## alu16_top
module alu16_top(clk, valA, valB, aluop, sub, lr, cc, result);
==> flow/config.mk <==
export PLATFORM = sky130hd
export DESIGN_NAME = alu16_top
export DESIGN_NICKNAME = alu16_top
export VERILOG_FILES = /design/flow/design.v
export SDC_FILE = /design/flow/constraint.sdc
export NUM_CORES = 4
export LEC_CHECK = 0
export CAP_MARGIN = 20
export CORE_ASPECT_RATIO = 0.76
export CORE_MARGIN = 2
export CORE_UTILIZATION = 60
export PLACE_DENSITY_LB_ADDON = 0.04
export SETUP_SLACK_MARGIN = 1.78
export SLEW_MARGIN = 35
==> flow/constraint.sdc <==
create_clock -name core_clock -period 6.14 [get_ports {clk}]
set_input_delay 1.2280 -clock core_clock [delete_from_list [all_inputs] [get_ports {clk}]]
set_output_delay 1.2280 -clock core_clock [all_outputs]
set_load 0.01 [all_outputs]
run.sh (not shown) runs the stock make flow with config.mk's settings and CLKGATE_MAP_FILE=.
Rerun with:
- CORE_ASPECT_RATIO: 0.76 -> unset
- CORE_UTILIZATION: 60 -> 72
- CTS_CLUSTER_DIAMETER: unset -> 392
- CTS_CLUSTER_SIZE: unset -> 100
- PLACE_DENSITY_LB_ADDON: 0.04 -> unset
- SETUP_SLACK_MARGIN: 1.78 -> unset
- SLEW_MARGIN: 35 -> 20
- clock period: 6.14 -> 3.67 ns (I/O delays scaled with it)
After rerunning: This time the run aborted during 4_1_cts on DPL-0038. Die area shrinks by 16%. Area after synthesis stays the same. Synthesized cell count does not change.
Rerun with:
- ABC_AREA: unset -> 1
- CAP_MARGIN: 20 -> 10
- CTS_CLUSTER_DIAMETER: 392 -> unset
- CTS_CLUSTER_SIZE: 100 -> unset
- PLACE_DENSITY: unset -> 0.4
- SETUP_SLACK_MARGIN: unset -> 0.11
- clock period: 3.67 -> 3.78 ns (I/O delays scaled with it)
=>
- The changed run completed with no timing, DRC or antenna violations
- die area shrinks by 10%
- area after synthesis fell by about 10%
- synthesized cell count came out higher by about 14%


Starting RTL as in the previous note.
clock: 3.6 ns
lec_check: 0
abc_area: 1
cap_margin: 20
core_aspect_ratio: 1.17
core_margin: 2
core_utilization: 71
cts_cluster_diameter: 47
cts_cluster_size: 25
gpl_routability_driven: 1
min_routing_layer: met1
place_density_lb_addon: 0.27
slew_margin: 20
Rerun with:
- ABC_AREA: 1 -> not set
- CORE_ASPECT_RATIO: 1.17 -> not set
- CORE_UTILIZATION: 71 -> 40
- CTS_CLUSTER_DIAMETER: 47 -> not set
- CTS_CLUSTER_SIZE: 25 -> not set
- GPL_ROUTABILITY_DRIVEN: 1 -> not set
- MIN_ROUTING_LAYER: met1 -> not set
- PLACE_DENSITY_LB_ADDON: 0.27 -> not set
- clock period: 3.6 -> 4.7 ns (I/O delays scaled with it)
What happened: Via count is about the same. Non-clock buffer count rises by 46. Cell area rises by about a fifth. Total power falls by roughly a tenth. Clock power falls by a few percent. Routed wire length rises by a quarter to a third. Global-route usage falls by 16 points. Register-to-register slack improved by 0.11 ns. Die size rises by well over a third.
Rerun with:
- CORE_UTILIZATION: 40 -> 61
- clock period: 4.7 -> 2.27 ns (I/O delays scaled with it)
With this change the flow did not get past 5_1_grt, error GRT-0116; die area came out lower by a quarter to a third; synthesized area stays the same; synthesized cell count is unchanged.


Setup of build 77:
alu16_top again, from the RTL that the note above started with.
Settings: LEC_CHECK=0, CAP_MARGIN=20, CORE_MARGIN=2, CORE_UTILIZATION=65, CTS_CLUSTER_DIAMETER=57, CTS_CLUSTER_SIZE=64, SETUP_SLACK_MARGIN=-0.3, SLEW_MARGIN=20; clock period 3.75 ns.
The flow for build 77 finished, though final verification flagged setup timing.
Relative to build 77, the following input files were edited for build 24:
Settings: SETUP_SLACK_MARGIN now 0.97, was -0.3; CTS_CLUSTER_SIZE no longer set, was 64; CTS_CLUSTER_DIAMETER no longer set, was 57; CORE_UTILIZATION now 57, was 65; the clock period (ns, I/O delays scaled along) now 3.41, was 3.75.
In the metrics for build 24 and build 77, the one carrying the higher placer's final routability congestion estimate is build 77.
Between build 77 and build 24, the flow reports die boundary height increasing by a few percent.
Build 77 -> build 24: die size increased by more than 10%
Build 24: aborted in global routing (5_1_grt) (tool error)
Build 24 vs build 77, instance area after placement went up by 680 sq um.
The following lists how build 74 was set up differently from build 24:
Settings: SETUP_SLACK_MARGIN: 0.97 -> -0.33; CTS_CLUSTER_DIAMETER: unset -> 41; CORE_UTILIZATION: 57 -> 63; the clock period (ns, I/O delays scaled along): 3.41 -> 4.0.
Notes after the runs:
Finished, but not clean: build 74, with setup timing.
Changes observed in build 74 relative to build 24: die area lost 1200 sq um; number of buffers added for setup after CTS lost 18.
The total of flip-flops plus latches after synthesis of build 74 and that of build 24 are within noise of each other.
Build 24 -> build 74: I/O pin count delta 0, exact match
Build 24 → build 74: initial standard-cell utilization of the core saw an increase; instance count of the mapped netlist saw little to no change.
Setup changes, build 74 to build 16
Settings: SETUP_SLACK_MARGIN: -0.33 -> unset; CORE_UTILIZATION: 63 -> 13; CTS_CLUSTER_DIAMETER: 41 -> unset; the clock period (ns, I/O delays scaled along): 4.0 -> 5.01.
==> results <==
Build 16: PASS, flow complete, no timing, DRC or antenna violations. [compare] base=build 74 new=build 16: met1 wire length climbed about 40%; hold slack went down 11 ps; number of gates on the worst path with buffers counted now smaller. Number of standard cells in the layout, taps in and fillers out: build 16 vs build 74 up 44%. Build 16 ended with less global-route track usage on met2 than build 74. For power after layout, dividing the value from build 74 by the value from build 16 gives 1.2. Build 16 ended up with met4 as its topmost layer with routed signal wires; build 74 ended up with met5. In the flow results for build 74 and build 16, the cell internal power dissipation is smaller on build 16. Delta (build 16 minus build 74): total of clock buffers placed in the layout increased 1, sequential group share of total power climbed 0.6 points, combinational power share lost 6.0 points.


Starting RTL as in the previous note.
==> flow/design.v (excerpt) <==
module alu16_top(clk, valA, valB, aluop, sub, lr, cc, result);
	input clk;
	input [15:0] valA, valB;
	input [3:0] aluop;
	input sub, lr;
	output reg [3:0] cc;
	output reg [15:0] result;
	reg [15:0] a_q, b_q;
	reg [3:0] op_q;
	reg sub_q, lr_q;
	wire [3:0] cc_w;
	wire [15:0] result_w;
	ALU alu(.valA(a_q), .valB(b_q), .aluop(op_q), .sub(sub_q), .lr(lr_q), .cc(cc_w), .result(result_w));
	always @(posedge clk) begin
		a_q <= valA;
		b_q <= valB;
		op_q <= aluop;
		sub_q <= sub;
		lr_q <= lr;
		cc <= cc_w;
		result <= result_w;
	end
endmodule
==> flow/config.mk <==
export PLATFORM = sky130hd
export DESIGN_NAME = alu16_top
export DESIGN_NICKNAME = alu16_top
export VERILOG_FILES = /design/flow/design.v
export SDC_FILE = /design/flow/constraint.sdc
export NUM_CORES = 4
export LEC_CHECK = 0
export CAP_MARGIN = 20
export CORE_ASPECT_RATIO = 1.79
export CORE_MARGIN = 2
export CORE_UTILIZATION = 40
export CTS_CLUSTER_DIAMETER = 112
export CTS_CLUSTER_SIZE = 18
export SETUP_SLACK_MARGIN = -0.44
export SLEW_MARGIN = 20
==> flow/constraint.sdc <==
create_clock -name core_clock -period 4.7 [get_ports {clk}]
set_input_delay 0.9400 -clock core_clock [delete_from_list [all_inputs] [get_ports {clk}]]
set_output_delay 0.9400 -clock core_clock [all_outputs]
set_load 0.01 [all_outputs]
The first run went through all stages and came out clean.
Rerun with:
- CAP_MARGIN: 20 -> 10
- CELL_PAD_IN_SITES_GLOBAL_PLACEMENT: not set -> 1
- CORE_ASPECT_RATIO: 1.79 -> not set
- CORE_MARGIN: 2 -> 4
- CTS_CLUSTER_DIAMETER: 112 -> not set
- GPL_TIMING_DRIVEN: not set -> 0
- MAX_ROUTING_LAYER: not set -> met4
- MIN_ROUTING_LAYER: not set -> met2
- SETUP_SLACK_MARGIN: -0.44 -> not set
- TNS_END_PERCENT: not set -> 55
The changed run failed in 5_1_grt on GRT-0116.
Die area came out higher by 5.8%.
Area after synthesis stays the same.
Synthesized cell count is unchanged.
Rerun with:
- CAP_MARGIN: 10 -> 20
- CELL_PAD_IN_SITES_GLOBAL_PLACEMENT: 1 -> not set
- CORE_MARGIN: 4 -> 2
- CORE_UTILIZATION: 40 -> 25
- CTS_CLUSTER_SIZE: 18 -> not set
- GPL_TIMING_DRIVEN: 0 -> not set
- MAX_ROUTING_LAYER: met4 -> not set
- MIN_ROUTING_LAYER: met2 -> not set
- TNS_END_PERCENT: 55 -> not set
- clock period: 4.7 -> 4.55 ns (I/O delays scaled with it)
What happened: The changed run completed with no timing, DRC or antenna violations. Die area is higher by 49%. Synthesized cell count stays the same. Synthesized area is unchanged.
Power figures rest on the tool's default switching activity, not on a simulated workload.
